==> flow/design.v (excerpt) <==
module CORDIC_COS_SIN #(
    parameter DATA_WIDTH = 16,
    parameter PHASE_WIDTH = 32,
    parameter STAGE = 16
) (
    input clk,
    input rst,
    input en,
    input mode,      
    input signed [DATA_WIDTH-1:0] x0,
    input signed [DATA_WIDTH-1:0] y0,
    input signed [PHASE_WIDTH-1:0] phase,    
    output valid,
    output [DATA_WIDTH:0] cos,
    output [DATA_WIDTH:0] sin
);
Size in the first run: roughly 7200 cells after synthesis, ~100 I/O pins.
export LEC_CHECK = 0
export CAP_MARGIN = 20
export CORE_MARGIN = 2
export CORE_UTILIZATION = 70
export HOLD_SLACK_MARGIN = -0.09
export SLEW_MARGIN = 20
create_clock -name core_clock -period 3.04 [get_ports {clk}]
run.sh (not shown) runs the stock make flow with config.mk's settings and CLKGATE_MAP_FILE=.
The first run died in global routing.
Change:
--- a/flow/config.mk
+++ b/flow/config.mk
@@ -10,2 +10 @@
-export CORE_UTILIZATION = 70
-export HOLD_SLACK_MARGIN = -0.09
+export CORE_UTILIZATION = 68
==> flow/constraint.sdc (replaced) <==
create_clock -name core_clock -period 3.71 [get_ports {clk}]
set_input_delay 0.7420 -clock core_clock [delete_from_list [all_inputs] [get_ports {clk}]]
set_output_delay 0.7420 -clock core_clock [all_outputs]
set_load 0.01 [all_outputs]
The new run completed without violations.
Synthesized area is unchanged.
Synthesized cell count is unchanged.
Die area went up by 2.9%.
Change:
--- a/flow/config.mk
+++ b/flow/config.mk
@@ -10 +10 @@
-export CORE_UTILIZATION = 68
+export CORE_UTILIZATION = 40
==> flow/constraint.sdc (replaced) <==
create_clock -name core_clock -period 5.0 [get_ports {clk}]
set_input_delay 1.0000 -clock core_clock [delete_from_list [all_inputs] [get_ports {clk}]]
set_output_delay 1.0000 -clock core_clock [all_outputs]
set_load 0.01 [all_outputs]
Synthesized cell count does not change.
Worst hold slack gets better by 0.0052 ns.
Area after synthesis stays the same.
Clock skew is lower by 0.0041 ns.
Die area is higher by 69%.
Cell area stays flat.
Worst setup slack gets better by 0.78 ns.
Global-route usage is lower by 13 points.
Change:
--- a/flow/config.mk
+++ b/flow/config.mk
@@ -8,2 +8,4 @@
-export CAP_MARGIN = 20
-export CORE_MARGIN = 2
+export CAP_MARGIN = 25
+export CELL_PAD_IN_SITES_GLOBAL_PLACEMENT = 2
+export CORE_ASPECT_RATIO = 1.42
+export CORE_MARGIN = 9
@@ -11 +13,2 @@
-export SLEW_MARGIN = 20
+export SLEW_MARGIN = 0
+export TNS_END_PERCENT = 50
==> flow/constraint.sdc (replaced) <==
create_clock -name core_clock -period 2.89 [get_ports {clk}]
set_input_delay 0.5780 -clock core_clock [delete_from_list [all_inputs] [get_ports {clk}]]
set_output_delay 0.5780 -clock core_clock [all_outputs]
set_load 0.01 [all_outputs]
After rerunning:
- The changed run reached the layout checks and failed them: negative setup slack
- utilization goes up by 16 points
- design area rises by 34%
- routed wire length went up by 32%
- worst hold slack got worse by 0.013 ns
- worst setup slack got worse by 1.3 ns
Change:
==> flow/config.mk (replaced) <==
export PLATFORM = sky130hd
export DESIGN_NAME = CORDIC_COS_SIN
export DESIGN_NICKNAME = CORDIC_COS_SIN
export VERILOG_FILES = /design/flow/design.v
export SDC_FILE = /design/flow/constraint.sdc
export NUM_CORES = 4
export LEC_CHECK = 0
export CAP_MARGIN = 20
export CORE_MARGIN = 2
export CORE_UTILIZATION = 61
export SETUP_SLACK_MARGIN = 0.47
export SLEW_MARGIN = 20
==> flow/constraint.sdc (replaced) <==
create_clock -name core_clock -period 2.7 [get_ports {clk}]
set_input_delay 0.5400 -clock core_clock [delete_from_list [all_inputs] [get_ports {clk}]]
set_output_delay 0.5400 -clock core_clock [all_outputs]
set_load 0.01 [all_outputs]
Outcome:
- The new run did not get past global routing
- synthesized area does not change
- die size shrinks by 38%
- synthesized cell count stays the same
Change:
--- a/flow/config.mk
+++ b/flow/config.mk
@@ -7,0 +8 @@
+export ABC_AREA = 1
@@ -10,2 +11,3 @@
-export CORE_UTILIZATION = 61
-export SETUP_SLACK_MARGIN = 0.47
+export CORE_UTILIZATION = 72
+export PLACE_DENSITY = 0.35
+export SETUP_SLACK_MARGIN = 0.65
==> flow/constraint.sdc (replaced) <==
create_clock -name core_clock -period 2.29 [get_ports {clk}]
set_input_delay 0.4580 -clock core_clock [delete_from_list [all_inputs] [get_ports {clk}]]
set_output_delay 0.4580 -clock core_clock [all_outputs]
set_load 0.01 [all_outputs]
=>
- The new run failed in global routing (GRT-0116)
- die area shrinks slightly
- synthesized area grows by about a fifth
- synthesized cell count came out higher by well over a third

exp/onyx:
The RTL this note starts from:
==> flow/design.v <==
module CORDIC_COS_SIN #(
    parameter DATA_WIDTH = 16,
    parameter PHASE_WIDTH = 32,
    parameter STAGE = 16
) (
    input clk,
    input rst,
    input en,
    input mode,      
    input signed [DATA_WIDTH-1:0] x0,
    input signed [DATA_WIDTH-1:0] y0,
    input signed [PHASE_WIDTH-1:0] phase,    
    output valid,
    output [DATA_WIDTH:0] cos,
    output [DATA_WIDTH:0] sin
);
parameter K = 32'd39797;     
parameter [PHASE_WIDTH*STAGE-1:0] atan = {32'd128, 32'd256, 32'd448, 32'd896, 32'd1856, 32'd3648, 32'd7360, 32'd14656, 32'd29312,
                                         32'd58688, 32'd117312, 32'd234368, 32'd466944, 32'd919872, 32'd1740992, 32'd2949120};
integer i, j;
wire [1:0] quadrant;
assign quadrant = phase[PHASE_WIDTH-1:PHASE_WIDTH-2];
reg signed [DATA_WIDTH:0] x_pre;
reg signed [DATA_WIDTH:0] y_pre;
reg signed [PHASE_WIDTH-1:0] z_pre;
reg signed [DATA_WIDTH:0] x [0:STAGE-1];
reg signed [DATA_WIDTH:0] y [0:STAGE-1];
reg signed [PHASE_WIDTH-1:0] z [0:STAGE-1];
reg signed [DATA_WIDTH:0] x_shift [0:STAGE-1]; 
reg signed [DATA_WIDTH:0] y_shift [0:STAGE-1];
reg [STAGE-1:0] sign;
always @(*) begin
    for(i=0; i<STAGE; i=i+1)begin
        x_shift[i] = x[i] >>> i;
        y_shift[i] = y[i] >>> i;
        sign[i] = z[i][PHASE_WIDTH-1];
    end
end
wire [DATA_WIDTH:0] x0_pos, x0_neg;
wire [DATA_WIDTH:0] y0_pos, y0_neg;
assign x0_pos = (x0 == 0) ? 0 : {1'b0, x0};
assign x0_neg = (x0 == 0) ? 0 : {1'b1, (~x0)+16'b1};
assign y0_pos = (y0 == 0) ? 0 : {1'b0, y0};
assign y0_neg = (y0 == 0) ? 0 : {1'b1, (~y0)+16'b1};
always @(posedge clk or posedge rst) begin
    if(rst)begin
        x_pre <= 0;
        y_pre <= 0;
        z_pre <= 0;
    end
    else begin
        if(en)begin
            case (quadrant)
                0:begin
                    x_pre <= x0_pos;
                    y_pre <= y0_pos;
                    z_pre <= phase;
                end
                1:begin
                    x_pre <= y0_neg;
                    y_pre <= x0_pos;
                    z_pre <= {2'b00, phase[29:0]};
                end
                2:begin
                    x_pre <= y0_pos;
                    y_pre <= x0_neg;
                    z_pre <= {2'b11, phase[29:0]};
                end
                3:begin
                    x_pre <= x0_pos;
                    y_pre <= y0_pos;
                    z_pre <= phase;
                end
            endcase
        end
        else begin
            x_pre <= 0;
            y_pre <= 0;
            z_pre <= 0;
        end
    end
end
always @(posedge clk or posedge rst) begin
    if(rst)begin
        for(i=0; i<STAGE; i=i+1)begin
            x[i] <= 0;
            y[i] <= 0;
            z[i] <= 0;
        end
    end
    else begin
        x[0] <= x_pre;
        y[0] <= y_pre;
        z[0] <= z_pre;
        for(i=0; i<STAGE-1; i=i+1)begin    
            x[i+1] <= sign[i] ? x[i]+y_shift[i] : x[i]-y_shift[i];
            y[i+1] <= sign[i] ? y[i]-x_shift[i] : y[i]+x_shift[i];
            z[i+1] <= sign[i] ? z[i]+atan[32*(i+1)-1 -: 32] : z[i]-atan[32*(i+1)-1 -: 32];
        end
    end
end
assign cos = x[STAGE-1];
assign sin = y[STAGE-1];
assign valid = en_dly[STAGE];
reg [4:0] cnt;
always @(posedge clk or posedge rst) begin
    if(rst)begin
        cnt <= 0;
    end
    else begin
        if(cnt == 0)begin
            if(en)begin
                cnt <= cnt + 1;
            end
        end
        else begin
            cnt <= (cnt == 16) ? 0 : cnt+1;
        end
    end
end
reg [STAGE:0] en_dly;
always @(posedge clk or posedge rst) begin
    if(rst)begin
        en_dly <= 0;
    end
    else begin
        en_dly[0] <= en;
        for(i=0; i<STAGE; i=i+1)begin
            en_dly[i+1] <= en_dly[i];
        end
    end
end
endmodule
export LEC_CHECK = 0
export CAP_MARGIN = 20
export CORE_MARGIN = 2
export CORE_UTILIZATION = 29
export SLEW_MARGIN = 20
create_clock -name core_clock -period 4.17 [get_ports {clk}]
For exp/harbor, these inputs were changed with respect to exp/onyx:
- a change of CORE_UTILIZATION from 29 to 68
- an added CTS_CLUSTER_SIZE of 36
- an added HOLD_SLACK_MARGIN of 0.3
- a change of the clock period (ns, I/O delays scaled along) from 4.17 to 3.04
--- outcome ---
- The total of cells resized after clock tree synthesis in exp/harbor sits 478 above the value recorded for exp/onyx.
- Compared with exp/onyx, exp/harbor shows number of buffers added by the clock tree synthesis step that has gone down by a few percent.
- From exp/onyx to exp/harbor the numbers moved as follows: post-place setup slack lower, number of buffers added to fix hold violations after cts increased by 1 relative to the old numbers, total half-perimeter wirelength after legalization and detailed placement saw an increase.
- Mean area per synthesized cell came out exactly the same in exp/harbor and exp/onyx.
- Stage in which a tool error killed exp/harbor: global routing (5_1_grt).
> inputs changed (exp/harbor -> exp/violet)
- changing CORE_MARGIN from 2 to 8
- changing CORE_UTILIZATION from 68 to 40
- setting CELL_PAD_IN_SITES_DETAIL_PLACEMENT to 2 for the first time
- removing CTS_CLUSTER_SIZE (formerly 36)
- removing HOLD_SLACK_MARGIN (formerly 0.3)
- changing the clock period (ns, I/O delays scaled along) from 3.04 to 5.0
Notes after the runs:
Of exp/violet and exp/harbor, only exp/harbor never reached the final stage.
As the logs show, exp/harbor stopped at global routing (5_1_grt) after a tool error, so it never reached the end of the flow.
exp/violet -> stages 100% | layout checks FAIL | setup timing
Final weighted congestion of routability-driven global placement of exp/violet falls short of that of exp/harbor by more than 10%.
Die size: exp/violet > exp/harbor
Compared with exp/harbor, exp/violet improves setup slack after placement.
Placed cell count shrinks slightly when moving from exp/harbor to exp/violet.
Per the comparison of exp/violet with exp/harbor, sum of net half-perimeters after detailed placement higher, cell area after placement lower.
Die boundary height (exp/violet over exp/harbor): increase, about 34%
Floorplan core density, exp/violet and exp/harbor, lower one = exp/violet.
Input-level comparison between exp/sierra and exp/violet:
- CELL_PAD_IN_SITES_DETAIL_PLACEMENT no longer set, was 2
- CORE_MARGIN now 2, was 8
- the clock period (ns, I/O delays scaled along) now 4.17, was 5.0
--- outcome ---
The final cell count reported for exp/sierra is greater than that of exp/violet by about 0.35%.
Relative to exp/violet, the minimum hold slack of exp/sierra is lower by 0.036 ns.
Floorplan die area was higher in exp/violet than in exp/sierra.
y[15][15] as the capturing element of the worst setup path was reported by exp/sierra, and z[11][31] by exp/violet.
exp/sierra completed; timing, DRC and antenna clean
[flow] exp/violet | stages: complete | final checks: fail | reason: setup timing
exp/sierra vs. exp/violet: cell area after layout higher, sequential share of cell area went down 0.15 points, layout-stage area growth over the synthesis result moved up.
exp/sierra vs exp/violet: highest clock rate up
exp/sierra against exp/violet; clock-buffer cell count is down by a little under 10%.
[exp/sierra] average via count per standard cell fell about 20% relative to exp/violet
Compared to exp/violet, the router laid down less metal wire for exp/sierra.
Changes in exp/garnet relative to exp/sierra:
- an added HOLD_SLACK_MARGIN of -0.09
- a change of CORE_UTILIZATION from 40 to 72
- a change of the clock period (ns, I/O delays scaled along) from 4.17 to 3.04
Notes after the runs:
Having completed the whole flow, exp/sierra delivered a layout that passed the timing, DRC and antenna checks.
exp/garnet is listed as incomplete: the tool reported an error in global routing (5_1_grt) and the run ended there.
Changes observed in exp/garnet relative to exp/sierra: count of pins on the block boundary held steady, area of the core region went down, minimum setup slack after placement decreased 0.73 ns, overall die height -100 um.
Final weighted congestion of routability-driven global placement: exp/garnet vs exp/sierra up 15%
exp/garnet ended with less die span in x than exp/sierra.
Delta (exp/garnet minus exp/sierra): total setup buffers inserted after CTS grew by 131, die size lower.
Higher row count among exp/sierra and exp/garnet: exp/sierra
